==> design.v <==
module alu(rs1,rs2,alu_control,funct3,funct7,zero,alu_out);
input [31:0] rs1;
input [31:0] rs2;
input [3:0] alu_control;
input [2:0] funct3;
input [6:0] funct7;
output reg zero;             
output reg[31:0] alu_out;
always @(*)begin
	alu_out=0;
	zero=0;
	case(alu_control)
		4'b0000:begin 
			case(funct3)
				0:begin
					if(funct7==7'b0000000)begin 
						alu_out=rs1+rs2;
					end
					else begin 
						alu_out=rs1-rs2;
					end
				end
				1:begin
					alu_out=rs1<<rs2[4:0];
				end
				2:begin
					alu_out=($signed(rs1) < $signed(rs2))?1:0;
				end
				3:begin
					alu_out=(rs1<rs2)?1:0;
				end
				4:begin
					alu_out=rs1^rs2;
				end
				5:begin
					if(funct7==7'b0000000)begin
						alu_out=rs1>>rs2[4:0];
					end
					else begin
						alu_out=$signed(rs1)>>>rs2[4:0];
					end
				end
				6:begin
					alu_out=rs1|rs2;
				end
				default:begin
					alu_out=rs1&rs2;
				end
			endcase
		end
		4'b0001:begin 
			alu_out=rs1+rs2;
		end
		4'b0010:begin 
			case(funct3)
				0:begin
					alu_out=rs1+rs2;
				end
				1:begin
					alu_out=rs1<<rs2[4:0];
				end
				2:begin
					alu_out=($signed(rs1)<$signed(rs2))?1:0;
				end
				3:begin
					alu_out=(rs1<rs2)?1:0;
				end
				4:begin
					alu_out=rs1^rs2;
				end
				5:begin
					if(rs2[11:5]==7'b0000000)begin
						alu_out=rs1>>rs2[4:0];
					end
					else begin
						alu_out=$signed(rs1)>>>rs2[4:0];
					end
				end
				6:begin
					alu_out=rs1|rs2;
				end
				default:begin
					alu_out=rs1&rs2;
				end
			endcase
		end
		4'b0011:begin 
			alu_out=rs1+rs2;
		end
		4'b0100:begin 
			case(funct3)
				0:zero=(rs1==rs2);
				1:zero=(rs1!=rs2);
				4:zero=($signed(rs1)<$signed(rs2));
				5:zero=($signed(rs1)>=$signed(rs2));
				6:zero=(rs1<rs2);
				7:zero=(rs1>=rs2);
				default:zero=0;
			endcase
		end
		4'b0101:begin 
			alu_out=rs2;
		end
		4'b0110:begin 
			alu_out=rs1+rs2;
		end
		default:begin
			alu_out=0;
			zero=0;
		end
	endcase
end
endmodule
module decoder(instr_out,control_signal);
input [31:0] instr_out;
output reg [13:0] control_signal;
always @(*) begin
case (instr_out[6:0])
	7'b0110011:begin 
		control_signal=14'b0000_1100_00_0001;
		end
	7'b0000011:begin 
		control_signal=14'b0001_1110_00_1000;
		end
	7'b0010011:begin 
		control_signal=14'b0010_1100_00_1001;
		end
	7'b0100011:begin 
		control_signal=14'b0011_0101_00_1000;
		end
	7'b1100011:begin 
		control_signal=14'b0100_0100_11_0000;
		end
	7'b0110111:begin 
		control_signal=14'b0101_1111_00_1111;
		end
	7'b1100111:begin 
		control_signal=14'b0110_1011_10_1011;
		end
	7'b0010111:begin 
		control_signal=14'b0111_1100_00_0111;
		end
	7'b1101111:begin 
		control_signal=14'b1000_1000_01_0011;
		end
	default:
		control_signal=14'b0000_0000_00_0000;
endcase
end
endmodule
module immgen(instr,imm);
input [31:0] instr;
output reg [31:0]imm;
always@(*)begin
	case(instr[6:0])
		7'b0000011,7'b0010011,7'b1100111:begin           
			if(instr[31]==1)begin 
				imm={{20{1'b1}},instr[31:20]};
			end
			else begin
				imm={{20{1'b0}},instr[31:20]};
			end
		end
		7'b0100011:begin 
			if(instr[31]==1)begin
				imm = {{20{1'b1}} , instr[31:25] , instr[11:7]};
			end
			else begin
				imm = {{20{1'b0}} , instr[31:25] , instr[11:7]};
			end
		end
		7'b1100011:begin  
			if(instr[31]==1)begin
				imm = {{19{1'b1}} , instr[31] , instr[7] , instr[30:25] , instr[11:8],1'b0};
			end
			else begin
				imm = {{19{1'b0}} , instr[31] , instr[7] , instr[30:25] , instr[11:8],1'b0};
			end
		end
		7'b0010111,7'b0110111:begin 
			imm={instr[31:12],{12{1'b0}}};
		end
		7'b1101111:begin 
			if(instr[31]==1)begin
				imm = {{11{1'b1}} , instr[31] , instr[19:12] , instr[20] , instr[30:21] , 1'b0};
			end
			else begin
				imm = {{11{1'b0}} , instr[31] , instr[19:12] , instr[20] , instr[30:21] , 1'b0};
			end
		end
		default:begin
			imm=0;
		end
	endcase
end
endmodule
module regfile(clk,rs1_addr,rs2_addr,rd_addr,reg_wrt,rd_data,rs1_data,rs2_data);
input clk;
input [4:0] rs1_addr;
input [4:0] rs2_addr;
input [4:0] rd_addr;
input reg_wrt;
input [31:0] rd_data;
output reg[31:0] rs1_data;
output reg[31:0] rs2_data;
reg [31:0] r [1:31];
always@(posedge clk) begin
	rs1_data <= (rs1_addr == 5'd0) ? 32'd0 : r[rs1_addr];
	rs2_data <= (rs2_addr == 5'd0) ? 32'd0 : r[rs2_addr];
	if(reg_wrt && rd_addr != 5'd0)
		r[rd_addr] <= rd_data;
end
endmodule
module CPU(
    input             clk,
    input             rst,
    input      [31:0] data_out,
    input      [31:0] instr_out,
    output reg        instr_read,
    output reg        data_read,
    output reg [31:0] instr_addr,
    output reg [31:0] data_addr,
    output reg [3:0]  data_write,
    output reg [31:0] data_in
);
localparam S_IF  = 2'd0;
localparam S_ID  = 2'd1;
localparam S_EX  = 2'd2;
localparam S_MEM = 2'd3;
reg  [1:0]  state;
reg  [31:0] pc;
reg  [31:0] ir;
reg  [1:0]  ld_off;
wire [13:0] signal;
wire [31:0] rs1_data;
wire [31:0] rs2_data;
wire [31:0] imm;
wire [31:0] src2;
wire        zero;
wire [31:0] alu_out;
wire [31:0] pc_plus_imm;
wire [31:0] pc_plus4;
reg  [31:0] rd_data;
reg         reg_wrt;
reg  [31:0] next_pc;
reg  [31:0] ld_data;
wire [6:0] opcode = ir[6:0];
wire [2:0] funct3 = ir[14:12];
wire is_load   = (opcode == 7'b0000011);
wire is_store  = (opcode == 7'b0100011);
wire is_branch = (opcode == 7'b1100011);
wire is_jal    = (opcode == 7'b1101111);
wire is_jalr   = (opcode == 7'b1100111);
wire is_auipc  = (opcode == 7'b0010111);
decoder decoder(
.instr_out(ir),
.control_signal(signal)
);
regfile regfile(
.clk(clk),
.rs1_addr(instr_out[19:15]),
.rs2_addr(instr_out[24:20]),
.rd_addr(ir[11:7]),
.reg_wrt(reg_wrt),
.rd_data(rd_data),
.rs1_data(rs1_data),
.rs2_data(rs2_data)
);
immgen immgen(
.instr(ir),
.imm(imm)
);
assign pc_plus4    = pc + 32'd4;
assign pc_plus_imm = pc + imm;
assign src2 = signal[3] ? imm : rs2_data;
alu alu(
.rs1(rs1_data),
.rs2(src2),
.alu_control(signal[13:10]),
.funct3(funct3),
.funct7(ir[31:25]),
.zero(zero),
.alu_out(alu_out)
);
always @(*) begin
	case (funct3)
		3'b000: begin
			case (ld_off)
				2'd0: ld_data = {{24{data_out[7]}},  data_out[7:0]};
				2'd1: ld_data = {{24{data_out[15]}}, data_out[15:8]};
				2'd2: ld_data = {{24{data_out[23]}}, data_out[23:16]};
				default: ld_data = {{24{data_out[31]}}, data_out[31:24]};
			endcase
		end
		3'b001: ld_data = ld_off[1] ? {{16{data_out[31]}}, data_out[31:16]}
		                            : {{16{data_out[15]}}, data_out[15:0]};
		3'b100: begin
			case (ld_off)
				2'd0: ld_data = {24'd0, data_out[7:0]};
				2'd1: ld_data = {24'd0, data_out[15:8]};
				2'd2: ld_data = {24'd0, data_out[23:16]};
				default: ld_data = {24'd0, data_out[31:24]};
			endcase
		end
		3'b101: ld_data = ld_off[1] ? {16'd0, data_out[31:16]} : {16'd0, data_out[15:0]};
		default: ld_data = data_out;
	endcase
end
always @(*) begin
	if ((is_branch && zero) || is_jal)
		next_pc = pc_plus_imm;
	else if (is_jalr)
		next_pc = {alu_out[31:1], 1'b0};
	else
		next_pc = pc_plus4;
end
always @(*) begin
	reg_wrt = 1'b0;
	rd_data = alu_out;
	if (state == S_MEM) begin
		reg_wrt = 1'b1;
		rd_data = ld_data;
	end else if (state == S_EX && !is_load) begin
		reg_wrt = signal[9];
		if (is_jal || is_jalr)
			rd_data = pc_plus4;
		else if (is_auipc)
			rd_data = pc_plus_imm;
	end
end
always @(*) begin
	instr_read = (state == S_IF);
	instr_addr = pc;
	data_addr  = alu_out;
	data_read  = (state == S_EX) && is_load;
	data_write = 4'b0000;
	data_in    = rs2_data;
	if (state == S_EX && is_store) begin
		case (funct3)
			3'b000: begin
				data_write = 4'b0001 << alu_out[1:0];
				data_in    = {4{rs2_data[7:0]}};
			end
			3'b001: begin
				data_write = alu_out[1] ? 4'b1100 : 4'b0011;
				data_in    = {2{rs2_data[15:0]}};
			end
			default: data_write = 4'b1111;
		endcase
	end
end
always @(posedge clk) begin
	if (rst) begin
		state <= S_IF;
		pc    <= 32'd0;
	end else begin
		case (state)
			S_IF: state <= S_ID;
			S_ID: begin
				ir    <= instr_out;
				state <= S_EX;
			end
			S_EX: begin
				ld_off <= alu_out[1:0];
				if (is_load) begin
					state <= S_MEM;
				end else begin
					pc    <= next_pc;
					state <= S_IF;
				end
			end
			default: begin
				pc    <= pc_plus4;
				state <= S_IF;
			end
		endcase
	end
end
endmodule
==> run.sh <==
#!/bin/bash
# the make line also repeats each setting of config.mk as NAME=value (left out here)
make -C /OpenROAD-flow-scripts/flow DESIGN_CONFIG=/design/flow/config.mk WORK_HOME=/design/flow/orfs CLKGATE_MAP_FILE= finish
==> config.mk <==
export PLATFORM = sky130hd
export DESIGN_NAME = CPU
export DESIGN_NICKNAME = CPU
export VERILOG_FILES = /design/flow/design.v
export SDC_FILE = /design/flow/constraint.sdc
export NUM_CORES = 4
export LEC_CHECK = 0
export CAP_MARGIN = 40
export CELL_PAD_IN_SITES_GLOBAL_PLACEMENT = 0
export CORE_MARGIN = 2
export CORE_UTILIZATION = 72
export CTS_CLUSTER_DIAMETER = 53
export CTS_CLUSTER_SIZE = 14
export PLACE_DENSITY_LB_ADDON = 0.02
export SETUP_SLACK_MARGIN = 3.95
export SLEW_MARGIN = 20
export TNS_END_PERCENT = 90
==> constraint.sdc <==
create_clock -name core_clock -period 13.9 [get_ports {clk}]
set_input_delay 2.7800 -clock core_clock [delete_from_list [all_inputs] [get_ports {clk}]]
set_output_delay 2.7800 -clock core_clock [all_outputs]
set_load 0.01 [all_outputs]
==> Changelog: implementation, run 1 <==
### Physical design

- CTS sink count: 1,126
- Avg Inst Size Synth: 12.4 um2
- Site Rows: 112
- Synth top area share: 45.8%
- Post-DP HPWL: 217,000 um
- Status: aborted with a tool error
- Top logic family: multiplexers
- Main flop type: edfxtp_1
- Die Span Y: 310 um
- Syn nets: 5,602
- Post-synth area from yosys stat: 0.0672 mm2
- Register area share after synthesis: 48.8%
- GR Util All Layers: 89.9%
- Dominant cell type by area after synthesis: edfxtp_1
- Flops after synth: 1,126
- Async SR Flop Fraction: 0%
- Max Buffers Root-to-Sink: 3
- Warnings from Yosys: 5
- Most common cell in the synthesized netlist: edfxtp_1
- Yosys cell count: 5,421
- IO Pins: 168
- Number of port buffers: 167
- Unique cell types: 113
- Core Box Area: 0.0929 mm2
- CTS H-tree lvls: 3
- DIE WIDTH: 310 um
- Init Core Util: 72.4%
- Cell count after synthesis: 5,421
- Area fraction in xor and xnor cells: 1.32%
- Total die size: 0.0959 mm2
- Grt ovf: 632
- Simple share: 9.10%
- Post-Synth AOI/OAI Area: 14.2%
- Num CTS Buffers: 101
- Top cells by count: edfxtp_1 (1,026), mux4_2 (499), nor2_1 (353), nand2_1 (349), a21oi_1 (347)
- Exit stage: global routing
- Post-synth area hogs: edfxtp_1 (46%), mux4_2 (17%), dfxtp_1 (3.0%)
- Number of enable flip-flop cells: 1,026
- Mapped Area: 0.0672 mm2
- RD Place Congestion: 1.27
- Adder share: 2.21%
- Cells after DPL: 6,626
- MUX area fraction: 21.0%
- Error: [ERROR GRT-0116] Global routing finished with congestion. Check the congestion regions in the DRC Viewer.
- Root Buffer Master: clkbuf_16
## metrics by stage
stage / total power [mW] / setup WS [ns] / cell area, um2
after global placement: 5.98 / 3.90 / 70400
after floorplan: 5.19 / 5.17 / 67200
after CTS: 8.97 / 3.95 / 74400
after detailed placement: 6.10 / 4.03 / 70900
## metal layers
metal,track usage (%),GRT overflow
met2,96.7,239
met1,90.5,75
met3,84.7,94
met4,88.2,202
met5,65.0,22
## what timing repair did
item | CTS
cloned | 0
pin swaps | 4
endpoints found under the hold margin | 0
hold buffers | 0
setup endpoints to repair | 33
resized | 32
setup buffers | 22
==> inputs of run 2 (changes only) <==
Settings changed: CAP_MARGIN 40 to 20, CELL_PAD_IN_SITES_DETAIL_PLACEMENT set to 0, CELL_PAD_IN_SITES_GLOBAL_PLACEMENT 0 to 3, CORE_ASPECT_RATIO set to 1.49, CORE_MARGIN 2 to 6, CORE_UTILIZATION 72 to 40, CTS_CLUSTER_DIAMETER 53 to not set, CTS_CLUSTER_SIZE 14 to not set, GPL_TIMING_DRIVEN set to 1, MAX_ROUTING_LAYER set to met4, MIN_ROUTING_LAYER set to met1, PLACE_DENSITY set to 0.41, PLACE_DENSITY_LB_ADDON 0.02 to not set, SETUP_SLACK_MARGIN 3.95 to 0.11, TNS_END_PERCENT 90 to not set.
Clock period 13.9 ns to 15.0 ns, I/O delays scaled along.
==> run 2 against run 1 <==
Net effect: the run now finishes clean; synthesized cell count did not move; die size increased by 86%; synthesized area did not move.
==> Changelog: implementation, run 2 <==
### Implementation results

- Post-CTS Setup Inserts: 0
- Post-DP HPWL: 231,000 um
- Reg2reg path depth: 22
- CP Capture Point: data_addr[31]
- Hold Path Class: flip-flop to flip-flop
- Total number of vias: 53.7k
- Crit-path cells: nand3b_1 > nor2_2 > buf_4 > o21a_1 > a21o_1 > nand2_1 > nand2_1 > inv_1 > ha_1 > inv_1 > nor3_1 > nand3_1 > o21ai_0 > a21oi_1 > o31ai_1 > xnor2_1 > a221oi_1 > o21ai_0 > a21o_1 > or2_2 > clkdlybuf4s50_1
- Comb power frac: 24.6%
- Worst path slowest cell: nand3b_1
- R2r setup slk: 6.09 ns
- Layout Utilization: 45.5%
- Top cells by count: edfxtp_1 (1,026), mux4_2 (499), nor2_1 (353), nand2_1 (349), a21oi_1 (347)
- Core Box Area: 0.167 mm2
- Maxcap violations: 0
- Hold_buf cts: 0
- DIE WIDTH: 348 um
- CP Buf/Inv Count: 4
- Root Buffer Master: clkbuf_16
- Combinational Power: 2.13 mW
- IO Pins: 168
- Hold EP: state[2]
- Worst Setup SP: ir[3]
- Seq pwr: 3.66 mW
- Reg2reg end: regfile.r[23][31]
- Cell count after synthesis: 5,421
- Internal cell power: 5.82 mW
- Power per cell area: 114 mW/mm2
- Max-slew headroom: 16.1%
- Area fraction in xor and xnor cells: 1.32%
- Post-synth area hogs: edfxtp_1 (46%), mux4_2 (17%), dfxtp_1 (3.0%)
- Main flop type: edfxtp_1
- Vias per Instance: 6.86
- Top logic family: multiplexers
- Reg2reg start: ir[3]
- First-pass GRT wire length: 450,000 um
- Final setup vio count: 0
- CTS tree: built
- Number of remaining DRC errors: 0
- Crit path max-delay family: AND-OR/OR-AND gates
- CP max FO: 21
- Max Buffers Root-to-Sink: 3
- Synth top area share: 45.8%
- Power Clock: 2.89 mW
- Flop pwr share: 42.1%
- Hold_ws: 0.553 ns
- Critical path's largest stage delay: 0.82 ns
- Die Span Y: 512 um
- Post-route ant nets: 0
- Init Core Util: 40.3%
- # resized after CTS: 0
- Async SR Flop Fraction: 0%
- Setup WS post-layout: 3.23 ns
- Starting DRT DRC Count: 6,399
- Post-Synth AOI/OAI Area: 14.2%
- Peak supply drop: 0.131 mV
- Number of enable flip-flop cells: 1,026
- Hold Vio Cnt, Final: 0
- Status: timing/DRC/antenna clean
- Syn nets: 5,602
- Final Skew: 0.118 ns
- Register area share after synthesis: 48.8%
- Unique cell types: 113
- Stage-log warning count: 86
- WL final: 337,000 um
- Critical path launch point type: flip-flop
- Detailed-router iteration count before antenna repair: 6
- CP Depth: 21
- Yosys cell count: 5,421
- Num CTS Buffers: 108
- Hold_sp: state[0]
- Worst EP required: 12.00 ns
- GR Util All Layers: 37.4%
- Vias in the first global route: 52.5k
- Number of port buffers: 167
- Grt ovf: 0
- Crit path kind: flip-flop to output port
- Pre-CTS WS: 4.23 ns
- Most common cell in the synthesized netlist: edfxtp_1
- Synth-to-layout area growth: 13.0%
- Clock transition at path regs: 0.07 ns
- CTS sink count: 1,126
- LEAKAGE: 25.7 nW
- Simple share: 9.10%
- Routed len/inst: 43.0 um
- RD Place Congestion: 1.05
- Switch Pwr: 2.85 mW
- Site Rows: 183
- Total die size: 0.178 mm2
- Min cycle time layout: 11.77 ns
- Fin. max-slew vios: 0
- Post-synth area from yosys stat: 0.0672 mm2
- Actual slew at the worst max-slew pin: 1.25 ns
- Avg Inst Size Synth: 12.4 um2
- Adder share: 2.21%
- Setup TNS: 0 ns
- Fmax: 85.0 MHz
- Crit path DAT: 8.77 ns
- Warnings from Yosys: 5
- MUX area fraction: 21.0%
- CTS H-tree lvls: 3
- Worst-Skew Late Latency: 0.79 ns
- Antenna violations before repair: 15
- Crit end category: output port
- Pin count of the biggest net entering global routing: 103
- Nets@finish: 5,680
- Clock power frac: 33.3%
- Mapped Area: 0.0672 mm2
- Dominant cell type by area after synthesis: edfxtp_1
- Final Cycle Share: 78.5%
- RSZ-0062 raised after global routing: no
- Worst hold path depth: 1
- Top pwr grp: sequential cells
- Power, Total: 8.67 mW
- Flops after synth: 1,126
- Switching Fraction: 32.9%
## run 2: final cells by class
cell class / count / area [um2]
clock buffers: 127 / 2840
multi-input cells: 3723 / 32600
inverters: 152 / 571
well taps: 2220 / 2780
repair buffers: 388 / 3380
flip-flops and latches: 1126 / 32800
diodes: 13 / 32.5
clock inverters: 77 / 927
fillers: 15100 / 91000
## run 2: stage by stage
stage	instances	instance area, um2
2_1_floorplan	5421	67200
3_3_place_gp	7606	72100
3_5_place_dp	7607	72100
4_1_cts	7811	75900
5_1_grt	7822	76000
6_report	7826	76000
## run 2: routing by layer
metal / GRT usage [%] / routed length, um
met1: 43.9 / 121000
met4: 25.0 / 30000
met2: 60.4 / 162000
met5: - / 0
met3: 5.09 / 23600
==> inputs of run 3 (changes only) <==
Settings changed: CELL_PAD_IN_SITES_DETAIL_PLACEMENT 0 to not set, CELL_PAD_IN_SITES_GLOBAL_PLACEMENT 3 to not set, CORE_ASPECT_RATIO 1.49 to not set, CORE_MARGIN 6 to 2, CORE_UTILIZATION 40 to 72, CTS_CLUSTER_DIAMETER set to 332, CTS_CLUSTER_SIZE set to 97, GPL_TIMING_DRIVEN 1 to not set, MAX_ROUTING_LAYER met4 to not set, MIN_ROUTING_LAYER met1 to not set, PLACE_DENSITY 0.41 to 0.43, SETUP_SLACK_MARGIN 0.11 to 2.92, TNS_END_PERCENT set to 10.
Clock period 15.0 ns to 10.4 ns, I/O delays scaled along.
==> run 3 against run 2 <==
Net effect: the flow now stops in global routing; synthesized area is the same; die size shrank 46%; synthesized cell count is the same.
==> Changelog: implementation, run 3 <==
### Physical design

- Hold_buf cts: 0
- CTS H-tree lvls: 1
- Syn nets: 5,602
- Post-synth area from yosys stat: 0.0672 mm2
- Site Rows: 112
- Post-Synth AOI/OAI Area: 14.2%
- Num CTS Buffers: 15
- Unique cell types: 113
- Number of port buffers: 167
- RD Place Congestion: 1.16
- Cells after DPL: 6,608
- Async SR Flop Fraction: 0%
- Top logic family: multiplexers
- Dominant cell type by area after synthesis: edfxtp_1
- Core Box Area: 0.0929 mm2
- IO Pins: 168
- Top cells by count: edfxtp_1 (1,026), mux4_2 (499), nor2_1 (353), nand2_1 (349), a21oi_1 (347)
- Grt ovf: 1,091
- DIE WIDTH: 310 um
- Yosys cell count: 5,421
- Die Span Y: 310 um
- Warnings from Yosys: 5
- Number of enable flip-flop cells: 1,026
- Init Core Util: 72.4%
- Cell count after synthesis: 5,421
- Status: aborted with a tool error
- Mapped Area: 0.0672 mm2
- Root Buffer Master: clkbuf_16
- Post-synth area hogs: edfxtp_1 (46%), mux4_2 (17%), dfxtp_1 (3.0%)
- Simple share: 9.10%
- Most common cell in the synthesized netlist: edfxtp_1
- Area fraction in xor and xnor cells: 1.32%
- GR Util All Layers: 91.5%
- Error: [ERROR GRT-0116] Global routing finished with congestion. Check the congestion regions in the DRC Viewer.
- Exit stage: global routing
- Avg Inst Size Synth: 12.4 um2
- Post-DP HPWL: 219,000 um
- Max Buffers Root-to-Sink: 3
- Adder share: 2.21%
- Flops after synth: 1,126
- Main flop type: edfxtp_1
- CTS sink count: 1,126
- Register area share after synthesis: 48.8%
- Total die size: 0.0959 mm2
- Synth top area share: 45.8%
- MUX area fraction: 21.0%
## run 3: what timing repair did
| action | 4_1_cts |
|---|---|
| setup endpoints to repair | 448 |
| resized | 564 |
| setup buffers | 215 |
| endpoints found under the hold margin | 0 |
| cloned | 6 |
| pin swaps | 166 |
## run 3: routing by layer
layer  GRT overflow  GRT usage, %
met1            135          91.5
met4            320          90.4
met5             44          70.9
met2            398          98.3
met3            194          86.1
## run 3: through the flow
| step | hold slack (ns) | power [mW] | setup slack (ns) | instance area (um2) |
|---|---|---|---|---|
| floorplan | 0.530 | 6.93 | 2.94 | 67200 |
| global placement | 0.502 | 8.02 | 1.60 | 70700 |
| detailed placement | 0.500 | 8.13 | 1.14 | 70700 |
| CTS | 0.529 | 10.0 | 2.72 | 75100 |
==> inputs of run 4 (changes only) <==
Settings changed: CORE_UTILIZATION 72 to 66, CTS_CLUSTER_DIAMETER 332 to not set, CTS_CLUSTER_SIZE 97 to not set, MAX_ROUTING_LAYER set to met4, PLACE_DENSITY 0.43 to not set, SETUP_SLACK_MARGIN 2.92 to not set, TNS_END_PERCENT 10 to not set.
Clock period 10.4 ns to 6.4 ns, I/O delays scaled along.
==> run 4 against run 3 <==
Net effect: the flow again stops in global routing; die size up 9.0%; synthesized cell count unchanged; synthesized area did not move.
==> Changelog: implementation, run 4 <==
### Physical design

- Flops after synth: 1,126
- Top logic family: multiplexers
- Main flop type: edfxtp_1
- Root Buffer Master: clkbuf_16
- Most common cell in the synthesized netlist: edfxtp_1
- Number of enable flip-flop cells: 1,026
- Dominant cell type by area after synthesis: edfxtp_1
- Num CTS Buffers: 110
- Area fraction in xor and xnor cells: 1.32%
- Register area share after synthesis: 48.8%
- CTS H-tree lvls: 3
- Placed Area: 0.0753 mm2
- Adder share: 2.21%
- RD Place Congestion: 1.20
- Avg Inst Size Synth: 12.4 um2
- Site Rows: 117
- Number of port buffers: 167
- Error: [ERROR GRT-0116] Global routing finished with congestion. Check the congestion regions in the DRC Viewer.
- GR Util All Layers: 90.3%
- Synth top area share: 45.8%
- Yosys cell count: 5,421
- Post-synth area hogs: edfxtp_1 (46%), mux4_2 (17%), dfxtp_1 (3.0%)
- Grt ovf: 971
- Total die size: 0.104 mm2
- Exit stage: global routing
- Post-Synth AOI/OAI Area: 14.2%
- CTS sink count: 1,126
- Die Span Y: 323 um
- Post-synth area from yosys stat: 0.0672 mm2
- Unique cell types: 113
- Pre-CTS WS: -0.693 ns
- MUX area fraction: 21.0%
- Warnings from Yosys: 5
- Init Core Util: 66.3%
- Cell count after synthesis: 5,421
- Simple share: 9.10%
- IO Pins: 168
- Post-DP HPWL: 229,000 um
- Core Box Area: 0.101 mm2
- Max Buffers Root-to-Sink: 3
- Syn nets: 5,602
- Top cells by count: edfxtp_1 (1,026), mux4_2 (499), nor2_1 (353), nand2_1 (349), a21oi_1 (347)
- Async SR Flop Fraction: 0%
- DIE WIDTH: 323 um
- Mapped Area: 0.0672 mm2
- Status: aborted with a tool error
==> run 4: metal layers <==
metal | GRT usage (%) | GRT overflow
met4 | 87.9 | 296
met1 | 90.0 | 128
met3 | 82.7 | 166
met2 | 97.4 | 381
met5 | - | -
==> run 4: what timing repair did <==
item	in CTS
gates resized	566
endpoints found under the setup margin	232
hold buffers	0
buffers inserted	164
cloned	4
pin swaps	155
==> run 4: per-stage QoR <==
stage	cells	hold WS, ns
after floorplan	5421	0.530
after global placement	7281	0.537
after detailed placement	7285	0.535
after CTS	7642	0.558
==> inputs of run 5 (changes only) <==
Settings changed: CAP_MARGIN 20 to 0, CELL_PAD_IN_SITES_GLOBAL_PLACEMENT set to 0, CORE_UTILIZATION 66 to 72, CTS_CLUSTER_SIZE set to 14, MAX_ROUTING_LAYER met4 to not set, PLACE_DENSITY_LB_ADDON set to 0.02, SETUP_SLACK_MARGIN set to 2.94.
Clock period 6.4 ns to 12.5 ns, I/O delays scaled along.
==> run 5 against run 4 <==
Net effect: the run again fails in global routing; synthesized cell count stayed put; synthesized area stayed put; die size is 8.2% lower.
==> Changelog: implementation, run 5 <==
### Physical design

- Core Box Area: 0.0929 mm2
- Number of port buffers: 167
- Post-synth area hogs: edfxtp_1 (46%), mux4_2 (17%), dfxtp_1 (3.0%)
- Simple share: 9.10%
- Post-Synth AOI/OAI Area: 14.2%
- Pre-CTS WS: 2.48 ns
- Root Buffer Master: clkbuf_16
- Hold_buf cts: 0
- Num CTS Buffers: 109
- Die Span Y: 310 um
- Error: [ERROR GRT-0116] Global routing finished with congestion. Check the congestion regions in the DRC Viewer.
- Unique cell types: 113
- Init Core Util: 72.4%
- Mapped Area: 0.0672 mm2
- Status: aborted with a tool error
- Site Rows: 112
- Max Buffers Root-to-Sink: 3
- CTS sink count: 1,126
- Post-synth area from yosys stat: 0.0672 mm2
- MUX area fraction: 21.0%
- Syn nets: 5,602
- Most common cell in the synthesized netlist: edfxtp_1
- Number of enable flip-flop cells: 1,026
- Dominant cell type by area after synthesis: edfxtp_1
- Exit stage: global routing
- Synth top area share: 45.8%
- Adder share: 2.21%
- Area fraction in xor and xnor cells: 1.32%
- Warnings from Yosys: 5
- Cell count after synthesis: 5,421
- Avg Inst Size Synth: 12.4 um2
- Async SR Flop Fraction: 0%
- Register area share after synthesis: 48.8%
- Flops after synth: 1,126
- Grt ovf: 942
- Main flop type: edfxtp_1
- Yosys cell count: 5,421
- CTS H-tree lvls: 3
- Top logic family: multiplexers
- Total die size: 0.0959 mm2
- RD Place Congestion: 1.19
- Post-DP HPWL: 211,000 um
- IO Pins: 168
- Top cells by count: edfxtp_1 (1,026), mux4_2 (499), nor2_1 (353), nand2_1 (349), a21oi_1 (347)
- GR Util All Layers: 90.8%
- DIE WIDTH: 310 um
## run 5: stage by stage
step                instances  instance area, um2
detailed placement       6578               70400
floorplan                5421               67200
global placement         6578               70400
CTS                      6811               74500
## run 5: metal layers
layer | global-route usage, % | overflow
met1 | 91.1 | 125
met2 | 97.9 | 354
met3 | 84.4 | 130
met4 | 89.2 | 299
met5 | 72.9 | 34
## run 5: what timing repair did
| item | CTS |
|---|---|
| pin swaps | 8 |
| resized | 58 |
| setup buffers | 26 |
| setup endpoints to repair | 35 |
==> inputs of run 6 (changes only) <==
Settings changed: CAP_MARGIN 0 to 20, CELL_PAD_IN_SITES_GLOBAL_PLACEMENT 0 to 1, CORE_UTILIZATION 72 to 61, CTS_CLUSTER_SIZE 14 to 19, MAX_ROUTING_LAYER set to met4, PLACE_DENSITY_LB_ADDON 0.02 to 0.11, SETUP_SLACK_MARGIN 2.94 to 0.96.
Clock period 12.5 ns to 6.58 ns, I/O delays scaled along.
==> run 6 against run 5 <==
Net effect: synthesized area unchanged; die size up 18%; synthesized cell count did not move; the flow again stops in global routing.
==> Changelog: implementation, run 6 <==
### Physical design

- Status: aborted with a tool error
- Exit stage: global routing
- MUX area fraction: 21.0%
- Most common cell in the synthesized netlist: edfxtp_1
- Dominant cell type by area after synthesis: edfxtp_1
- Max Buffers Root-to-Sink: 3
- Number of port buffers: 167
- Post-synth area from yosys stat: 0.0672 mm2
- Post-synth area hogs: edfxtp_1 (46%), mux4_2 (17%), dfxtp_1 (3.0%)
- CTS sink count: 1,126
- Number of enable flip-flop cells: 1,026
- DIE WIDTH: 336 um
- Root Buffer Master: clkbuf_16
- Core Box Area: 0.109 mm2
- Avg Inst Size Synth: 12.4 um2
- Unique cell types: 113
- Cell count after synthesis: 5,421
- Num CTS Buffers: 109
- Adder share: 2.21%
- Top logic family: multiplexers
- Async SR Flop Fraction: 0%
- Syn nets: 5,602
- Main flop type: edfxtp_1
- Cells after DPL: 7,319
- Top cells by count: edfxtp_1 (1,026), mux4_2 (499), nor2_1 (353), nand2_1 (349), a21oi_1 (347)
- Site Rows: 121
- Synth top area share: 45.8%
- Die Span Y: 336 um
- Init Core Util: 61.6%
- Yosys cell count: 5,421
- Mapped Area: 0.0672 mm2
- CTS H-tree lvls: 3
- Simple share: 9.10%
- Register area share after synthesis: 48.8%
- Flops after synth: 1,126
- Total die size: 0.113 mm2
- IO Pins: 168
- Pre-CTS WS: -0.269 ns
- Area fraction in xor and xnor cells: 1.32%
- Post-DP HPWL: 215,000 um
- Post-Synth AOI/OAI Area: 14.2%
- RD Place Congestion: 1.22
- Placed Area: 0.0752 mm2
- Warnings from Yosys: 5
[run 6: repair_timing]
item                       in CTS
pin swaps                     179
hold buffers                    0
resized                       555
buffers inserted              179
gates cloned                    8
setup endpoints to repair     619
[run 6: metrics by stage]
| step | utilization, % | setup TNS, ns | power, mW |
|---|---|---|---|
| after CTS | 75.6 | -4.36 | 20.9 |
| after global placement | 68.7 | -0.865 | 13.5 |
| after floorplan | - | 0 | 11.0 |
| after detailed placement | 68.9 | -1.91 | 13.6 |
==> inputs of run 7 (changes only) <==
Settings changed: ABC_AREA set to 0, CAP_MARGIN 20 to 5, CELL_PAD_IN_SITES_DETAIL_PLACEMENT set to 2, CELL_PAD_IN_SITES_GLOBAL_PLACEMENT 1 to 3, CORE_ASPECT_RATIO set to 1.1, CORE_UTILIZATION 61 to 45, CTS_CLUSTER_SIZE 19 to 99, GPL_ROUTABILITY_DRIVEN set to 0, MAX_ROUTING_LAYER met4 to not set, SETUP_SLACK_MARGIN 0.96 to not set, SLEW_MARGIN 20 to 35, TNS_END_PERCENT set to 75.
Clock period 6.58 ns to 19.3 ns, I/O delays scaled along.
==> run 7 against run 6 <==
Net effect: now clean on timing, DRC and antenna; die size grew 35%; synthesized area did not move; synthesized cell count unchanged.
==> Changelog: implementation, run 7 <==
### Implementation results

- Synth top area share: 45.8%
- Actual slew at the worst max-slew pin: 1.18 ns
- Hold_buf cts: 0
- Reg2reg start: ir[2]
- CTS sink count: 1,126
- Worst path slowest cell: o22ai_2
- Most common cell in the synthesized netlist: edfxtp_1
- Comb power frac: 23.4%
- Reg2reg path depth: 19
- Total die size: 0.153 mm2
- Worst Setup SP: ir[2]
- Max Buffers Root-to-Sink: 3
- Status: timing/DRC/antenna clean
- Syn nets: 5,602
- Hold Vio Cnt, Final: 0
- WL final: 370,000 um
- Root Buffer Master: clkbuf_16
- Worst EP required: 15.44 ns
- Final setup vio count: 0
- Crit path kind: flip-flop to output port
- Post-CTS Setup Inserts: 0
- Crit path max-delay family: AND-OR/OR-AND gates
- Hold EP: state[2]
- CP max FO: 17
- CP Buf/Inv Count: 4
- Post-synth area hogs: edfxtp_1 (46%), mux4_2 (17%), dfxtp_1 (3.0%)
- Peak supply drop: 0.109 mV
- Hold_ws: 0.590 ns
- Design Area, Final: 0.0762 mm2
- Area fraction in xor and xnor cells: 1.32%
- Async SR Flop Fraction: 0%
- Nets@finish: 5,678
- Warnings from Yosys: 5
- Number of enable flip-flop cells: 1,026
- Worst hold path depth: 1
- Pin count of the biggest net entering global routing: 101
- # resized after CTS: 0
- Vias per Instance: 7.86
- Yosys cell count: 5,421
- Post-synth area from yosys stat: 0.0672 mm2
- Stage-log warning count: 85
- Avg Inst Size Synth: 12.4 um2
- Placed Area: 0.0718 mm2
- Switch Pwr: 2.39 mW
- Hold_sp: state[0]
- Worst path most repeated cell: a21oi_1
- Cell count after synthesis: 5,421
- Crit end category: output port
- MUX area fraction: 21.0%
- Post-Synth AOI/OAI Area: 14.2%
- Setup TNS: 0 ns
- Post-route ant nets: 0
- Switching Fraction: 33.7%
- Number of remaining DRC errors: 0
- Simple share: 9.10%
- Routed len/inst: 48.9 um
- Post-DP HPWL: 238,000 um
- Flop pwr share: 40.2%
- Reg2reg end: pc[20]
- Hold Path Class: flip-flop to flip-flop
- Dominant cell type by area after synthesis: edfxtp_1
- Site Rows: 148
- Power per cell area: 93.2 mW/mm2
- CP Capture Point: data_write[1]
- Crit-path cells: nand4bb_1 > o22ai_2 > and2_1 > a21oi_1 > o21ai_0 > inv_1 > ha_1 > inv_1 > a21oi_1 > nand2_1 > o31ai_1 > nand4_1 > nor4_1 > a21oi_1 > o211ai_1 > o2111ai_1 > o221ai_1 > buf_4 > o21ba_2 > clkdlybuf4s50_1
- Vias in the first global route: 60.1k
- Unique cell types: 113
- Total number of vias: 59.5k
- LEAKAGE: 25.9 nW
- CTS tree: built
- GR Util All Layers: 48.2%
- Mapped Area: 0.0672 mm2
- Worst-Skew Late Latency: 0.81 ns
- Seq pwr: 2.86 mW
- Fmax: 80.0 MHz
- Power, Total: 7.10 mW
- Top pwr grp: sequential cells
- CP Depth: 20
- Final Skew: 0.116 ns
- First-pass GRT wire length: 507,000 um
- Max-slew headroom: 20.8%
- Flops after synth: 1,126
- Critical path launch point type: flip-flop
- Crit path DAT: 8.64 ns
- Detailed-router iteration count before antenna repair: 6
- Cells after DPL: 7,324
- DIE WIDTH: 373 um
- Internal cell power: 4.71 mW
- Antenna violations before repair: 38
- Combinational Power: 1.66 mW
- Die Span Y: 409 um
- Final cell count without fillers: 7,571
- Starting DRT DRC Count: 9,712
- Top logic family: multiplexers
- Adder share: 2.21%
- Fin. max-slew vios: 0
- Critical path's largest stage delay: 0.83 ns
- Clock power frac: 36.3%
- Maxcap violations: 0
- Final Cycle Share: 64.7%
- CTS H-tree lvls: 3
- Num CTS Buffers: 116
- Top cells by count: edfxtp_1 (1,026), mux4_2 (499), nor2_1 (353), nand2_1 (349), a21oi_1 (347)
- Register area share after synthesis: 48.8%
- R2r setup slk: 10.51 ns
- IO Pins: 168
- RSZ-0062 raised after global routing: no
- Power Clock: 2.58 mW
- Number of port buffers: 167
- Clock transition at path regs: 0.07 ns
- Core Box Area: 0.148 mm2
- Init Core Util: 45.4%
- Grt ovf: 0
- Synth-to-layout area growth: 13.3%
- Min cycle time layout: 12.50 ns
- Main flop type: edfxtp_1
run 7: metal layers:
layer	vias to the layer above	global-route usage, %	wire length [um]
li1	21900	-	-
met1	30600	56.3	124000
met2	5294	72.6	165000
met3	1685	15.1	43000
met4	22	39.5	38200
met5	-	0.0321	139
run 7: final cells by class:
cell class	count	area, um2
Antenna cell	20	50.0
Multi-Input combinational cell	3723	32700
Fill cell	14000	71900
Timing Repair Buffer	378	3370
Sequential cell	1126	32800
Clock inverter	67	1000
Tap cell	1950	2440
Clock buffer	155	3230
Inverter	152	571
run 7: stage by stage:
step	util, %	setup slack, ns
5_1_grt	51.4	6.70
3_5_place_dp	48.4	7.88
2_1_floorplan	-	10.06
4_1_cts	51.3	7.02
6_report	51.4	6.80
3_3_place_gp	48.3	7.89
==> inputs of run 8 (changes only) <==
Settings changed: ABC_AREA 0 to not set, CAP_MARGIN 5 to 20, CELL_PAD_IN_SITES_DETAIL_PLACEMENT 2 to not set, CELL_PAD_IN_SITES_GLOBAL_PLACEMENT 3 to 0, CORE_ASPECT_RATIO 1.1 to not set, CORE_UTILIZATION 45 to 72, CTS_CLUSTER_SIZE 99 to 15, GPL_ROUTABILITY_DRIVEN 0 to not set, PLACE_DENSITY_LB_ADDON 0.11 to 0.02, SETUP_SLACK_MARGIN set to 3.34, SLEW_MARGIN 35 to 20, TNS_END_PERCENT 75 to not set.
Clock period 19.3 ns to 9.45 ns, I/O delays scaled along.
==> run 8 against run 7 <==
Net effect: the flow now stops in global routing; synthesized area unchanged; synthesized cell count unchanged; die size decreased by 37%.
==> Changelog: implementation, run 8 <==
### Physical design

- Syn nets: 5,602
- Grt ovf: 3,805
- GR Util All Layers: 99.2%
- Avg Inst Size Synth: 12.4 um2
- Top logic family: multiplexers
- IO Pins: 168
- Cell count after synthesis: 5,421
- Post-synth area hogs: edfxtp_1 (46%), mux4_2 (17%), dfxtp_1 (3.0%)
- CTS H-tree lvls: 3
- Register area share after synthesis: 48.8%
- Status: aborted with a tool error
- Synth top area share: 45.8%
- Num CTS Buffers: 108
- Core Box Area: 0.0929 mm2
- Error: [ERROR GRT-0116] Global routing finished with congestion. Check the congestion regions in the DRC Viewer.
- Post-DP HPWL: 218,000 um
- Number of port buffers: 167
- Post-synth area from yosys stat: 0.0672 mm2
- Exit stage: global routing
- Most common cell in the synthesized netlist: edfxtp_1
- Init Core Util: 72.4%
- Max Buffers Root-to-Sink: 3
- Die Span Y: 310 um
- Area fraction in xor and xnor cells: 1.32%
- Dominant cell type by area after synthesis: edfxtp_1
- Warnings from Yosys: 5
- Adder share: 2.21%
- Async SR Flop Fraction: 0%
- Post-Synth AOI/OAI Area: 14.2%
- Mapped Area: 0.0672 mm2
- Main flop type: edfxtp_1
- Top cells by count: edfxtp_1 (1,026), mux4_2 (499), nor2_1 (353), nand2_1 (349), a21oi_1 (347)
- DIE WIDTH: 310 um
- Unique cell types: 113
- Flops after synth: 1,126
- Root Buffer Master: clkbuf_16
- Number of enable flip-flop cells: 1,026
- Yosys cell count: 5,421
- MUX area fraction: 21.0%
- Site Rows: 112
- Total die size: 0.0959 mm2
- CTS sink count: 1,126
- Simple share: 9.10%
- RD Place Congestion: 1.23
==> run 8: per-layer routing <==
metal	overflow	global-route usage (%)
met5	96	84.2
met4	842	101
met3	681	94.7
met2	1595	106
met1	591	96.9
==> run 8: what timing repair did <==
item                       4_1_cts
setup endpoints to repair     1000
buffers inserted               266
gates resized                  649
hold buffers                     0
cloned                           5
pin swaps                      189
==> run 8: through the flow <==
stage	cell area (um2)	hold WS, ns	instances	power, mW	worst slack [ns]
after detailed placement	71000	0.520	6617	8.99	0.736
after floorplan	67700	0.530	5421	7.67	2.83
after CTS	79500	0.532	7091	14.5	2.01
after global placement	71000	0.516	6616	8.85	0.976
==> inputs of run 9 (changes only) <==
Settings changed: CELL_PAD_IN_SITES_GLOBAL_PLACEMENT 0 to 2, CORE_UTILIZATION 72 to 38, CTS_CLUSTER_SIZE 15 to 99, HOLD_SLACK_MARGIN set to 0.16, PLACE_DENSITY_LB_ADDON 0.02 to 0.11, SETUP_SLACK_MARGIN 3.34 to -0.74, SLEW_MARGIN 20 to 35.
Clock period 9.45 ns to 13.9 ns, I/O delays scaled along.
==> run 9 against run 8 <==
Net effect: now clean on timing, DRC and antenna; synthesized cell count unchanged; synthesized area did not move; die size increased by 88%.
==> Changelog: implementation, run 9 <==
### Implementation results

- Status: timing/DRC/antenna clean
- Hold_sp: pc[10]
- Pre-CTS WS: 3.39 ns
- Number of enable flip-flop cells: 1,026
- Final Skew: 0.0866 ns
- Starting DRT DRC Count: 7,039
- Fmax: 87.0 MHz
- Max-slew headroom: 23.2%
- Top pwr grp: sequential cells
- Nets@finish: 5,699
- Critical path's largest stage delay: 0.77 ns
- Crit path max-delay family: AND-OR/OR-AND gates
- Top cells by count: edfxtp_1 (1,026), mux4_2 (499), nor2_1 (353), nand2_1 (349), a21oi_1 (347)
- Synth top area share: 45.8%
- Setup WS post-layout: 2.41 ns
- Worst path slowest cell: o22ai_2
- # resized after CTS: 0
- Die Span Y: 425 um
- Simple share: 9.10%
- Crit path kind: flip-flop to output port
- Post-route ant nets: 0
- MUX area fraction: 21.0%
- Unique cell types: 113
- RD Place Congestion: 0.990
- Worst EP required: 11.12 ns
- Filler Cells Inserted: 16.3k
- Internal cell power: 6.37 mW
- Yosys cell count: 5,421
- Worst Setup SP: ir[2]
- Vias per Instance: 6.69
- Area fraction in xor and xnor cells: 1.32%
- Reg2reg end: pc[4]
- Flops after synth: 1,126
- Actual slew at the worst max-slew pin: 1.14 ns
- Register area share after synthesis: 48.8%
- Reg2reg start: ir[2]
- Hold_buf cts: 0
- Warnings from Yosys: 5
- Post-Synth AOI/OAI Area: 14.2%
- Gr busiest metal: met2
- Max Buffers Root-to-Sink: 3
- Maxcap violations: 0
- Clock transition at path regs: 0.06 ns
- Switching Fraction: 32.3%
- Hold Vio Cnt, Final: 0
- CTS tree: built
- Main flop type: edfxtp_1
- Grt ovf: 0
- Vias in the first global route: 51.7k
- Power per cell area: 123 mW/mm2
- Hold EP: pc[10]
- Flop pwr share: 42.0%
- Num CTS Buffers: 121
- Combinational Power: 2.25 mW
- Number of remaining DRC errors: 0
- Cell count after synthesis: 5,421
- Hold Path Class: flip-flop to flip-flop
- CTS sink count: 1,126
- Met2 Usage GRT: 57.2%
- Design Area, Final: 0.0764 mm2
- Number of port buffers: 167
- DIE WIDTH: 425 um
- Setup TNS: 0 ns
- Clock power frac: 34.1%
- Crit end category: output port
- Peak supply drop: 0.117 mV
- Root Buffer Master: clkbuf_16
- Min cycle time layout: 11.49 ns
- RSZ-0062 raised after global routing: no
- GR Layer Usage met3: 4.29%
- Dominant cell type by area after synthesis: edfxtp_1
- Final setup vio count: 0
- Switch Pwr: 3.03 mW
- Detailed-router iteration count before antenna repair: 6
- Post-synth area hogs: edfxtp_1 (46%), mux4_2 (17%), dfxtp_1 (3.0%)
- Post-DP HPWL: 220,000 um
- Pin count of the biggest net entering global routing: 99
- Adder share: 2.21%
- Reg2reg path depth: 18
- GR Util All Layers: 34.8%
- Antenna violations before repair: 18
- IO Pins: 168
- Comb power frac: 23.9%
- R2r setup slk: 5.22 ns
- CP Buf/Inv Count: 4
- CTS H-tree lvls: 3
- Post-CTS Setup Inserts: 0
- First-pass GRT wire length: 433,000 um
- Init Core Util: 38.2%
- Worst path most repeated cell: a21oi_1
- Stage-log warning count: 81
- Async SR Flop Fraction: 0%
- Core Box Area: 0.176 mm2
- Total die size: 0.180 mm2
- WL final: 319,000 um
- LEAKAGE: 25.8 nW
- Crit path DAT: 8.71 ns
- Most common cell in the synthesized netlist: edfxtp_1
- Worst-Skew Late Latency: 0.80 ns
- Power Clock: 3.21 mW
- Critical path launch point type: flip-flop
- Mapped Area: 0.0672 mm2
- Final Cycle Share: 82.7%
- Total number of vias: 53.3k
- Global Route met1 Usage: 43.9%
- Fin. max-slew vios: 0
- Synth-to-layout area growth: 13.6%
- CP Depth: 20
- CP max FO: 17
- Routed len/inst: 40.1 um
- Seq pwr: 3.95 mW
- Crit-path cells: nand4bb_1 > o22ai_2 > and2_1 > a21oi_1 > o21ai_0 > inv_1 > ha_1 > inv_1 > a21oi_1 > nand2_1 > o31ai_1 > nand4_1 > nor4_1 > a21oi_1 > o211ai_1 > o2111ai_1 > o221ai_2 > buf_6 > o21ba_2 > clkdlybuf4s50_1
- Avg Inst Size Synth: 12.4 um2
- Worst hold path depth: 2
- Post-synth area from yosys stat: 0.0672 mm2
- Syn nets: 5,602
- Placed Area: 0.0724 mm2
- Site Rows: 154
- CP Capture Point: data_write[3]
- Top logic family: multiplexers
run 9: metal layers:
layer  share of wire (%)  up-vias
met4                 7.1        2
met3                 6.6      678
li1                    -    21900
met2                  48     2742
met1                  38    27900
met5              0.0022        -
run 9: per-stage QoR:
stage	hold WS [ns]	total power [mW]	std cells	util [%]
6_report	0.587	9.40	7963	43.4
5_1_grt	0.598	9.66	7960	43.4
4_1_cts	0.578	9.39	7956	43.4
3_5_place_dp	0.564	6.20	7732	41.2
3_3_place_gp	0.561	6.20	7726	41.1
2_1_floorplan	0.530	5.19	5421	-
run 9: area by class of cell:
| type | instances | area, um2 | share of cell area (%) |
|---|---|---|---|
| flip-flops and latches | 1126 | 32800 | 42.9 |
| multi-input cells | 3723 | 32700 | 42.7 |
| repair buffers | 394 | 3490 | 4.57 |
| clock buffers | 157 | 3250 | 4.26 |
| well taps | 2340 | 2930 | 3.83 |
| clock inverters | 67 | 688 | 0.901 |
| inverters | 152 | 571 | 0.747 |
| diodes | 4 | 10.0 | 0.0131 |
==> inputs of run 10 (changes only) <==
Settings changed: CELL_PAD_IN_SITES_GLOBAL_PLACEMENT 2 to not set, CORE_UTILIZATION 38 to 67, CTS_CLUSTER_SIZE 99 to 33, HOLD_SLACK_MARGIN 0.16 to not set, PLACE_DENSITY_LB_ADDON 0.11 to not set, SETUP_SLACK_MARGIN -0.74 to not set, SLEW_MARGIN 35 to 20.
Clock period 13.9 ns to 15.0 ns, I/O delays scaled along.
==> run 10 against run 9 <==
Net effect: synthesized area is the same; the run now fails in global routing; die size down 43%; synthesized cell count did not move.
==> Changelog: implementation, run 10 <==
### Physical design

- Status: aborted with a tool error
- Exit stage: global routing
- Post-DP HPWL: 218,000 um
- Post-CTS Setup Inserts: 0
- Unique cell types: 113
- # resized after CTS: 0
- Top logic family: multiplexers
- Yosys cell count: 5,421
- RD Place Congestion: 1.15
- CTS sink count: 1,126
- DIE WIDTH: 321 um
- Async SR Flop Fraction: 0%
- Placed Area: 0.0707 mm2
- Area fraction in xor and xnor cells: 1.32%
- Root Buffer Master: clkbuf_16
- Die Span Y: 321 um
- Main flop type: edfxtp_1
- Warnings from Yosys: 5
- Post-synth area from yosys stat: 0.0672 mm2
- Adder share: 2.21%
- Post-synth area hogs: edfxtp_1 (46%), mux4_2 (17%), dfxtp_1 (3.0%)
- Number of port buffers: 167
- Avg Inst Size Synth: 12.4 um2
- Top cells by count: edfxtp_1 (1,026), mux4_2 (499), nor2_1 (353), nand2_1 (349), a21oi_1 (347)
- Hold_buf cts: 0
- Init Core Util: 67.3%
- CTS H-tree lvls: 3
- Site Rows: 116
- Cell count after synthesis: 5,421
- Dominant cell type by area after synthesis: edfxtp_1
- Num CTS Buffers: 109
- Simple share: 9.10%
- Synth top area share: 45.8%
- Mapped Area: 0.0672 mm2
- Syn nets: 5,602
- IO Pins: 168
- Post-Synth AOI/OAI Area: 14.2%
- MUX area fraction: 21.0%
- Total die size: 0.103 mm2
- Max Buffers Root-to-Sink: 3
- Core Box Area: 0.0999 mm2
- Number of enable flip-flop cells: 1,026
- Flops after synth: 1,126
- Register area share after synthesis: 48.8%
- Most common cell in the synthesized netlist: edfxtp_1
-- run 10: through the flow --
step                hold WS, ns  util (%)  std cells  setup WS [ns]
floorplan                 0.530         -       5421           6.27
global placement          0.520      70.8       6651           4.54
detailed placement        0.531      70.8       6653           4.50
CTS                       0.541      74.8       6861           3.32
==> inputs of run 11 (changes only) <==
Settings changed: CELL_PAD_IN_SITES_GLOBAL_PLACEMENT set to 0, CORE_UTILIZATION 67 to 57, CTS_CLUSTER_SIZE 33 to 57, HOLD_SLACK_MARGIN set to 0.3, SETUP_SLACK_MARGIN set to 1.62.
Clock period 15.0 ns to 6.4 ns, I/O delays scaled along.
==> run 11 against run 10 <==
Net effect: the layout now fails its checks (max-capacitance violations, max-slew violations, negative setup slack); synthesized area is the same; synthesized cell count unchanged; die size grew 17%.
==> Changelog: implementation, run 11 <==
### Implementation results

- Status: finished with violations
- Failed Checks: max-capacitance violations, max-slew violations, negative setup slack
- Storage cell area: 0.0328 mm2
- Reg2reg start: ir[6]
- Stage-log warning count: 96
- Final Skew: 0.0880 ns
- Num CTS Buffers: 109
- Flop pwr share: 37.9%
- Grt ovf: 0
- Hold_sp: state[0]
- CP Depth: 26
- Root Buffer Master: clkbuf_16
- Synth top area share: 45.8%
- Flops after synth: 1,126
- Filler Cells Inserted: 7,217
- Area fraction in xor and xnor cells: 1.32%
- Post-synth area hogs: edfxtp_1 (46%), mux4_2 (17%), dfxtp_1 (3.0%)
- Post-DP HPWL: 226,000 um
- Power, Total: 22.6 mW
- Hold EP: state[2]
- Simple share: 9.10%
- Die Span Y: 347 um
- Top logic family: multiplexers
- Final Cycle Share: 107%
- Hold_ws: 0.582 ns
- Main flop type: edfxtp_1
- Nets@finish: 6,512
- Site Rows: 126
- Crit end category: output port
- Crit path kind: flip-flop to output port
- RSZ-0062 raised after global routing: yes
- Clock transition at path regs: 0.07 ns
- Actual slew at the worst max-slew pin: 2.06 ns
- Unique cell types: 113
- RD Place Congestion: 1.10
- Total die size: 0.121 mm2
- DIE WIDTH: 347 um
- CP Capture Point: data_addr[19]
- Number of enable flip-flop cells: 1,026
- Critical path's largest stage delay: 0.49 ns
- GR Util All Layers: 57.6%
- Adder share: 2.21%
- Antenna violations before repair: 22
- Detailed-router iteration count before antenna repair: 11
- Switch Pwr: 7.70 mW
- Crit path DAT: 5.56 ns
- Top pwr grp: sequential cells
- Comb power frac: 31.7%
- Seq pwr: 8.58 mW
- Max-slew headroom: -37.9%
- Synth-to-layout area growth: 27.5%
- Clock power frac: 30.4%
- Routed len/inst: 44.7 um
- Yosys cell count: 5,421
- Hold Vio Cnt, Final: 0
- Syn nets: 5,602
- Critical path launch point type: flip-flop
- Worst hold path depth: 1
- Fmax: 146 MHz
- Worst Setup SP: ir[6]
- Hold_buf cts: 0
- Peak supply drop: 0.603 mV
- Fin. max-slew vios: 3
- Async SR Flop Fraction: 0%
- LEAKAGE: 30.8 nW
- Cell count after synthesis: 5,421
- WL final: 357,000 um
- Worst-Skew Late Latency: 0.81 ns
- Total number of vias: 65.7k
- Dominant cell type by area after synthesis: edfxtp_1
- Switching Fraction: 34.0%
- Avg Inst Size Synth: 12.4 um2
- Vias per Instance: 8.23
- CTS sink count: 1,126
- MUX area fraction: 21.0%
- Crit path max-delay family: AND-OR/OR-AND gates
- Top cells by count: edfxtp_1 (1,026), mux4_2 (499), nor2_1 (353), nand2_1 (349), a21oi_1 (347)
- Combinational Power: 7.18 mW
- Vias in the first global route: 61.9k
- Init Core Util: 57.2%
- Final setup vio count: 31
- CTS H-tree lvls: 3
- Reg2reg end: regfile.r[12][29]
- Post-Synth AOI/OAI Area: 14.2%
- Max Buffers Root-to-Sink: 3
- Multi-input logic area: 0.0355 mm2
- Power per cell area: 264 mW/mm2
- CP max FO: 4
- Worst path slowest cell: a2111o_1
- Number of remaining DRC errors: 0
- Core Box Area: 0.118 mm2
- Min cycle time layout: 6.84 ns
- Final cell count without fillers: 7,984
- Power Clock: 6.88 mW
- IO Pins: 168
- CP Buf/Inv Count: 11
- Hold Path Class: flip-flop to flip-flop
- Mapped Area: 0.0672 mm2
- Internal cell power: 14.9 mW
- Post-synth area from yosys stat: 0.0672 mm2
- Number of port buffers: 167
- Reg2reg path depth: 25
- Worst path most repeated cell: buf_6
- Cells after DPL: 7,545
- CTS tree: built
- Setup WS post-layout: -0.437 ns
- Register area share after synthesis: 48.8%
- Most common cell in the synthesized netlist: edfxtp_1
- Post-route ant nets: 0
- Maxcap violations: 1
- R2r setup slk: 0.57 ns
- Pin count of the biggest net entering global routing: 122
- Worst EP required: 5.12 ns
- First-pass GRT wire length: 483,000 um
- Starting DRT DRC Count: 14.0k
- Warnings from Yosys: 5
-- run 11: repair_timing --
action                     4_1_cts  5_1_grt
resized                        584      321
cloned                           5        6
pin swaps                      162      128
buffers inserted               115       83
setup endpoints to repair     1047     1102
-- run 11: area by class of cell --
type / instances / area share (%)
multi-input cells: 3724 / 41.4
flip-flops and latches: 1126 / 38.3
repair buffers: 1218 / 13.0
clock buffers: 143 / 3.48
well taps: 1536 / 2.24
clock inverters: 63 / 0.813
inverters: 152 / 0.709
diodes: 22 / 0.0642
-- run 11: per-layer routing --
layer / vias to the layer above / part of all wire [%] / global-route usage, %
met5: - / 0.054 / 0.680
met4: 18 / 13 / 53.1
met3: 2918 / 17 / 23.8
met2: 8325 / 41 / 82.1
met1: 30800 / 29 / 66.0
li1: 23600 / - / -
-- run 11: metrics by stage --
step	instance area [um2]	utilization [%]	worst slack (ns)	setup TNS, ns
2_1_floorplan	67500	-	0.385	0
3_3_place_gp	76500	65.1	-0.454	-3.50
3_5_place_dp	76600	65.1	-0.540	-4.55
4_1_cts	83400	70.9	-0.289	-3.64
5_1_grt	85700	72.8	-0.437	-9.17
6_report	85700	72.9	-0.437	-6.94
==> inputs of run 12 (changes only) <==
Settings changed: CELL_PAD_IN_SITES_DETAIL_PLACEMENT set to 0, CELL_PAD_IN_SITES_GLOBAL_PLACEMENT 0 to 3, CORE_ASPECT_RATIO set to 1.49, CORE_MARGIN 2 to 6, CORE_UTILIZATION 57 to 40, CTS_CLUSTER_SIZE 57 to not set, GPL_ROUTABILITY_DRIVEN set to 0, GPL_TIMING_DRIVEN set to 1, HOLD_SLACK_MARGIN 0.3 to 0.27, MAX_ROUTING_LAYER set to met4, MIN_ROUTING_LAYER set to met1, PLACE_DENSITY set to 0.41, SETUP_SLACK_MARGIN 1.62 to 0.11, SLEW_MARGIN 20 to 5, TNS_END_PERCENT set to 35.
Clock period 6.4 ns to 13.0 ns, I/O delays scaled along.
==> run 12 against run 11 <==
Net effect: now clean on timing, DRC and antenna; first-iteration DRC count fell by 54%; synthesized cell count unchanged; non-clock buffer count decreased by 829; sequential share of layout area up 4.9 points; wire length shrank 7.6%; clock power down 51%; largest cell class is now sequential cells; critical endpoint is now data_addr[20]; combinational power down 66%.
==> Changelog: implementation, run 12 <==
### Implementation results

- LEAKAGE: 25.7 nW
- Critical path's largest stage delay: 0.75 ns
- Site Rows: 183
- Post-synth area hogs: edfxtp_1 (46%), mux4_2 (17%), dfxtp_1 (3.0%)
- Routed len/inst: 42.1 um
- Design Area, Final: 0.0760 mm2
- Syn nets: 5,602
- Top cells by count: edfxtp_1 (1,026), mux4_2 (499), nor2_1 (353), nand2_1 (349), a21oi_1 (347)
- Async SR Flop Fraction: 0%
- Post-CTS Setup Inserts: 0
- Hold Path Class: flip-flop to flip-flop
- Fmax: 87.8 MHz
- Cell count after synthesis: 5,421
- Seq pwr: 4.21 mW
- Wl on met1: 120,000 um
- Pin count of the biggest net entering global routing: 137
- Crit-path cells: nand3b_1 > o22ai_1 > a22oi_2 > buf_4 > nand2_1 > ha_1 > fa_1 > a21o_1 > a31oi_1 > o21bai_1 > a31o_2 > a31oi_1 > o21bai_1 > xor2_1 > nand2b_1 > o2111ai_1 > a2111oi_0 > o21ai_0 > clkdlybuf4s50_1
- Simple share: 9.10%
- Power Clock: 3.36 mW
- CTS H-tree lvls: 3
- Area fraction in xor and xnor cells: 1.32%
- IO Pins: 168
- R2r setup slk: 4.37 ns
- MUX area fraction: 21.0%
- Number of enable flip-flop cells: 1,026
- Switching Fraction: 32.8%
- Top logic family: multiplexers
- Nets@finish: 5,684
- Peak supply drop: 0.115 mV
- CP Buf/Inv Count: 2
- Reg2reg path depth: 18
- Final Cycle Share: 87.7%
- Vias per Instance: 6.86
- Power per cell area: 132 mW/mm2
- CP max FO: 33
- Hold Vio Cnt, Final: 0
- Setup TNS: 0 ns
- Hold_sp: state[0]
- Detailed-router iteration count before antenna repair: 5
- Grt ovf: 0
- Adder share: 2.21%
- Worst path slowest cell: a2111oi_0
- Uppermost layer routed: met4
- Maxcap violations: 0
- Combinational Power: 2.43 mW
- Avg Inst Size Synth: 12.4 um2
- Final cell count without fillers: 7,837
- Synth-to-layout area growth: 13.0%
- Die Span Y: 512 um
- Multi-input logic area: 0.0326 mm2
- Metal3 WL: 24,000 um
- Worst Setup SP: ir[3]
- # resized after CTS: 0
- Met2 WL: 157,000 um
- Worst hold path depth: 1
- Crit path max-delay family: AND-OR/OR-AND gates
- Flops after synth: 1,126
- Post-synth area from yosys stat: 0.0672 mm2
- Starting DRT DRC Count: 6,445
- Final Skew: 0.0894 ns
- Crit end category: output port
- Max-slew headroom: 16.9%
- Clock transition at path regs: 0.07 ns
- Power, Total: 10.0 mW
- Core Box Area: 0.167 mm2
- Crit path DAT: 8.80 ns
- Reg2reg end: pc[4]
- Status: timing/DRC/antenna clean
- Min cycle time layout: 11.40 ns
- Actual slew at the worst max-slew pin: 1.23 ns
- CP Depth: 19
- Final setup vio count: 0
- Post-route ant nets: 0
- Worst-Skew Late Latency: 0.78 ns
- First-pass GRT wire length: 445,000 um
- Yosys cell count: 5,421
- Num CTS Buffers: 111
- Comb power frac: 24.3%
- Critical path launch point type: flip-flop
- Unique cell types: 113
- Most common cell in the synthesized netlist: edfxtp_1
- Clock power frac: 33.6%
- Stage-log warning count: 94
- Internal cell power: 6.72 mW
- Storage cell area: 0.0328 mm2
- Total number of vias: 53.8k
- Filler Cells Inserted: 15.2k
- Vias in the first global route: 52.7k
- Total die size: 0.178 mm2
- Post-Synth AOI/OAI Area: 14.2%
- Antenna violations before repair: 25
- Mapped Area: 0.0672 mm2
- Max Buffers Root-to-Sink: 3
- Top pwr grp: sequential cells
- Setup WS post-layout: 1.60 ns
- Worst EP required: 10.40 ns
- Flop pwr share: 42.1%
- Number of port buffers: 167
- WL final: 330,000 um
- DIE WIDTH: 348 um
- Main flop type: edfxtp_1
- Fin. max-slew vios: 0
- Register area share after synthesis: 48.8%
- Post-DP HPWL: 222,000 um
- RSZ-0062 raised after global routing: no
- Init Core Util: 40.3%
- Hold_buf cts: 0
- Dominant cell type by area after synthesis: edfxtp_1
- GR Util All Layers: 36.8%
- CTS sink count: 1,126
- CP Capture Point: data_addr[20]
- Root Buffer Master: clkbuf_16
- Number of remaining DRC errors: 0
- Cells after DPL: 7,600
- Warnings from Yosys: 5
- CTS tree: built
- Switch Pwr: 3.28 mW
- Reg2reg start: ir[5]
- Placed Area: 0.0720 mm2
- Crit path kind: flip-flop to output port
- Synth top area share: 45.8%
- Pre-CTS WS: 2.62 ns
- Hold EP: state[2]
## run 12: area by class of cell
type	count	share of cell area, %
sequential	1126	43.2
clock inverter	68	0.945
inverter	152	0.751
antenna	15	0.0494
clock buffer	144	4.07
timing repair buffer	389	4.52
tap	2220	3.65
multi-input combinational	3723	42.8
## run 12: layer usage
layer / track usage, % / vias up
met5: - / -
met4: 24.1 / 0
met3: 5.58 / 893
met2: 58.8 / 3030
met1: 43.5 / 28000
li1: - / 21900
## run 12: per-stage QoR
stage	utilization (%)	hold WS, ns
final	45.5	0.575
after global routing	45.5	0.600
after CTS	45.4	0.566
after detailed placement	43.2	0.547
after global placement	43.1	0.560
after floorplan	-	0.530
Power is estimated from default activity; no workload was simulated.
